==> branch raven <==
## boom_pro
module boom_pro(sw7,start,clk,led,seg,sw_input,row,seg_cat,btn6,buzzer,green,red);
clock: 12.2 ns
lec_check: 0
cap_margin: 30
core_aspect_ratio: 0.56
core_margin: 6
core_utilization: 69
gpl_routability_driven: 0
gpl_timing_driven: 0
min_routing_layer: met2
slew_margin: 20
tns_end_percent: 60
run.sh (not shown) runs the stock make flow with config.mk's settings and CLKGATE_MAP_FILE=.
==> inputs of branch amber, as changes to branch raven <==
Settings changed: CAP_MARGIN 30 to 20, CORE_ASPECT_RATIO 0.56 to unset, CORE_MARGIN 6 to 2, CORE_UTILIZATION 69 to 40, GPL_ROUTABILITY_DRIVEN 0 to unset, GPL_TIMING_DRIVEN 0 to unset, MIN_ROUTING_LAYER met2 to unset, SETUP_SLACK_MARGIN set to 0.1, TNS_END_PERCENT 60 to unset.
==> flow/constraint.sdc (replaced) <==
create_clock -name core_clock -period 9.91 [get_ports {clk}]
set_input_delay 1.9820 -clock core_clock [delete_from_list [all_inputs] [get_ports {clk}]]
set_output_delay 1.9820 -clock core_clock [all_outputs]
set_load 0.01 [all_outputs]
==> comparison <==
- Branch amber ran to the end with no violations. Branch raven died in global routing (5_1_grt) on GRT-0116.
- Of branch amber and branch raven, branch amber has the higher die size (gap 57%, measured against branch raven).
- In area after synthesis, branch amber and branch raven do not differ.
- Synthesized cell count is the same in branch amber and branch raven.

* * *

==> v11: inputs <==
Starting RTL as in the previous note.
clock: 5.52 ns
lec_check: 0
cap_margin: 30
cell_pad_in_sites_detail_placement: 1
cell_pad_in_sites_global_placement: 3
core_aspect_ratio: 1.33
core_margin: 6
core_utilization: 69
gpl_routability_driven: 0
gpl_timing_driven: 0
hold_slack_margin: 0.27
min_routing_layer: met2
place_density_lb_addon: 0.29
setup_slack_margin: 0.58
slew_margin: 20
tns_end_percent: 80
==> v17: changes against v11 <==
- CAP_MARGIN: 30 -> 20
- CELL_PAD_IN_SITES_DETAIL_PLACEMENT: 1 -> not set
- CELL_PAD_IN_SITES_GLOBAL_PLACEMENT: 3 -> not set
- CORE_ASPECT_RATIO: 1.33 -> not set
- CORE_MARGIN: 6 -> 2
- CORE_UTILIZATION: 69 -> 72
- CTS_CLUSTER_SIZE: not set -> 41
- GPL_ROUTABILITY_DRIVEN: 0 -> not set
- GPL_TIMING_DRIVEN: 0 -> not set
- HOLD_SLACK_MARGIN: 0.27 -> not set
- MIN_ROUTING_LAYER: met2 -> not set
- PLACE_DENSITY_LB_ADDON: 0.29 -> not set
- SETUP_SLACK_MARGIN: 0.58 -> 1.2
- TNS_END_PERCENT: 80 -> not set
==> flow/constraint.sdc (replaced) <==
create_clock -name core_clock -period 9.32 [get_ports {clk}]
set_input_delay 1.8640 -clock core_clock [delete_from_list [all_inputs] [get_ports {clk}]]
set_output_delay 1.8640 -clock core_clock [all_outputs]
set_load 0.01 [all_outputs]
==> v16: changes against v11 <==
- CAP_MARGIN: 30 -> 20
- CELL_PAD_IN_SITES_DETAIL_PLACEMENT: 1 -> not set
- CELL_PAD_IN_SITES_GLOBAL_PLACEMENT: 3 -> not set
- CORE_ASPECT_RATIO: 1.33 -> not set
- CORE_MARGIN: 6 -> 2
- CORE_UTILIZATION: 69 -> 9
- GPL_ROUTABILITY_DRIVEN: 0 -> not set
- GPL_TIMING_DRIVEN: 0 -> not set
- HOLD_SLACK_MARGIN: 0.27 -> not set
- MIN_ROUTING_LAYER: met2 -> not set
- PLACE_DENSITY_LB_ADDON: 0.29 -> not set
- SETUP_SLACK_MARGIN: 0.58 -> not set
- TNS_END_PERCENT: 80 -> not set
==> flow/constraint.sdc (replaced) <==
create_clock -name core_clock -period 23.5 [get_ports {clk}]
set_input_delay 4.7000 -clock core_clock [delete_from_list [all_inputs] [get_ports {clk}]]
set_output_delay 4.7000 -clock core_clock [all_outputs]
set_load 0.01 [all_outputs]
==> v12: changes against v11 <==
- ABC_AREA: not set -> 1
- CAP_MARGIN: 30 -> 20
- CELL_PAD_IN_SITES_DETAIL_PLACEMENT: 1 -> not set
- CELL_PAD_IN_SITES_GLOBAL_PLACEMENT: 3 -> 0
- CORE_ASPECT_RATIO: 1.33 -> 0.5
- CORE_MARGIN: 6 -> 2
- CORE_UTILIZATION: 69 -> 72
- CTS_CLUSTER_SIZE: not set -> 14
- GPL_ROUTABILITY_DRIVEN: 0 -> not set
- GPL_TIMING_DRIVEN: 0 -> 1
- HOLD_SLACK_MARGIN: 0.27 -> not set
- MAX_ROUTING_LAYER: not set -> met5
- MIN_ROUTING_LAYER: met2 -> met1
- PLACE_DENSITY_LB_ADDON: 0.29 -> 0.2
- SETUP_SLACK_MARGIN: 0.58 -> not set
- SLEW_MARGIN: 20 -> 40
- TNS_END_PERCENT: 80 -> 100
==> flow/constraint.sdc (replaced) <==
create_clock -name core_clock -period 6.17 [get_ports {clk}]
set_input_delay 1.2340 -clock core_clock [delete_from_list [all_inputs] [get_ports {clk}]]
set_output_delay 1.2340 -clock core_clock [all_outputs]
set_load 0.01 [all_outputs]
==> run summary <==
This memo summarizes the results of the implementation run.

Logic synthesis
The number of different library cells in the post-synthesis netlist is 105. The post-synthesis instance total is 3,026. The yosys cell count is 3,026. The post-synthesis instance area is 25,300 um^2.

The fraction of synthesized cell area taken by the top area cell type is 17.7%. The Yosys chip area is 25,300 um^2. By area, the combinational part of the netlist is dominated by adder cells.

Floorplan
The die is 191 um tall. The effective utilization at floorplan is 73.2%. After floorplanning, the core was divided into 68 placement rows.

Outcome
The run finished with no timing, DRC or antenna violations.
the above is filed under v17

==> run summary <==
This memo summarizes the results of the implementation run.

Logic synthesis
The post-synthesis instance total is 3,675. The post-synthesis instance area is 26,200 um^2. The top cell type by area accounts for 17.1% of the synthesized area.

The yosys cell count is 3,675. Grouping non-sequential cells by family puts the most area in simple AND/OR/NAND/NOR gates. After synthesis, the netlist uses 70 different library cells. The stat command in Yosys gives a chip area of 26,200 um^2.

Critical path
The critical path endpoint category is a register. The timing report notes that buffer and inverter cells on the critical path total 8.

Floorplan
The effective utilization at floorplan is 73.1%. The report lists the number of standard-cell rows as 49.

STA
For this run, the final setup violation count is recorded as 13. After layout, the worst setup slack is -0.896 ns.

Outcome
The violated checks flagged are negative setup slack. The run finished, with violations left.
the above is filed under v12

==> run summary <==
This note records the results obtained with Yosys and OpenROAD.

Floorplan
The initialized floorplan defines 80 standard-cell rows. The effective utilization at floorplan is 70.4%. The floorplan die height is 233 um.

Outcome
The run ended at 3_1_place_gp_skip_io. The first error in the log reads "[ERROR FLW-0024] Place density exceeds 1.0 (current PLACE_DENSITY_LB_ADDON =  0.29). Please check if the value of  PLACE_DENSITY_LB_ADDON is between 0 and 0.99". The flow did not finish.

Logic synthesis
The fraction of synthesized cell area taken by the top area cell type is 17.7%. In the synthesized netlist, the number of instances is 3,026. The yosys cell count is 3,026. The stat command in Yosys gives a chip area of 25,300 um^2.
the above is filed under v11

==> run summary <==
This memo summarizes the results of the implementation run.

Logic synthesis
Among the non-sequential cells, adder cells take the most area. The post-synthesis instance area is 25,300 um^2. The fraction of synthesized cell area taken by the top area cell type is 17.7%. The number of different library cells in the post-synthesis netlist is 105.

The Yosys chip area is 25,300 um^2.

Outcome
The flow ran to the end and the layout has no timing, DRC or antenna violations.

Floorplan
The flow inserted 3,724 tap cells. The number of core rows is 194. The vertical die dimension reported for this design is 534 um. Once the floorplan was initialized, standard cells occupied 9.05% of the core.

Finish
The inverter tally of the final layout excluding the clock network is 269.

Critical path
The most prevalent standard cell on the critical path is fa_1.

Route
Wire segments on met3 add up to 3030 um in the final route. The number of vias in the routed layout is 21,300.
the above is filed under v16

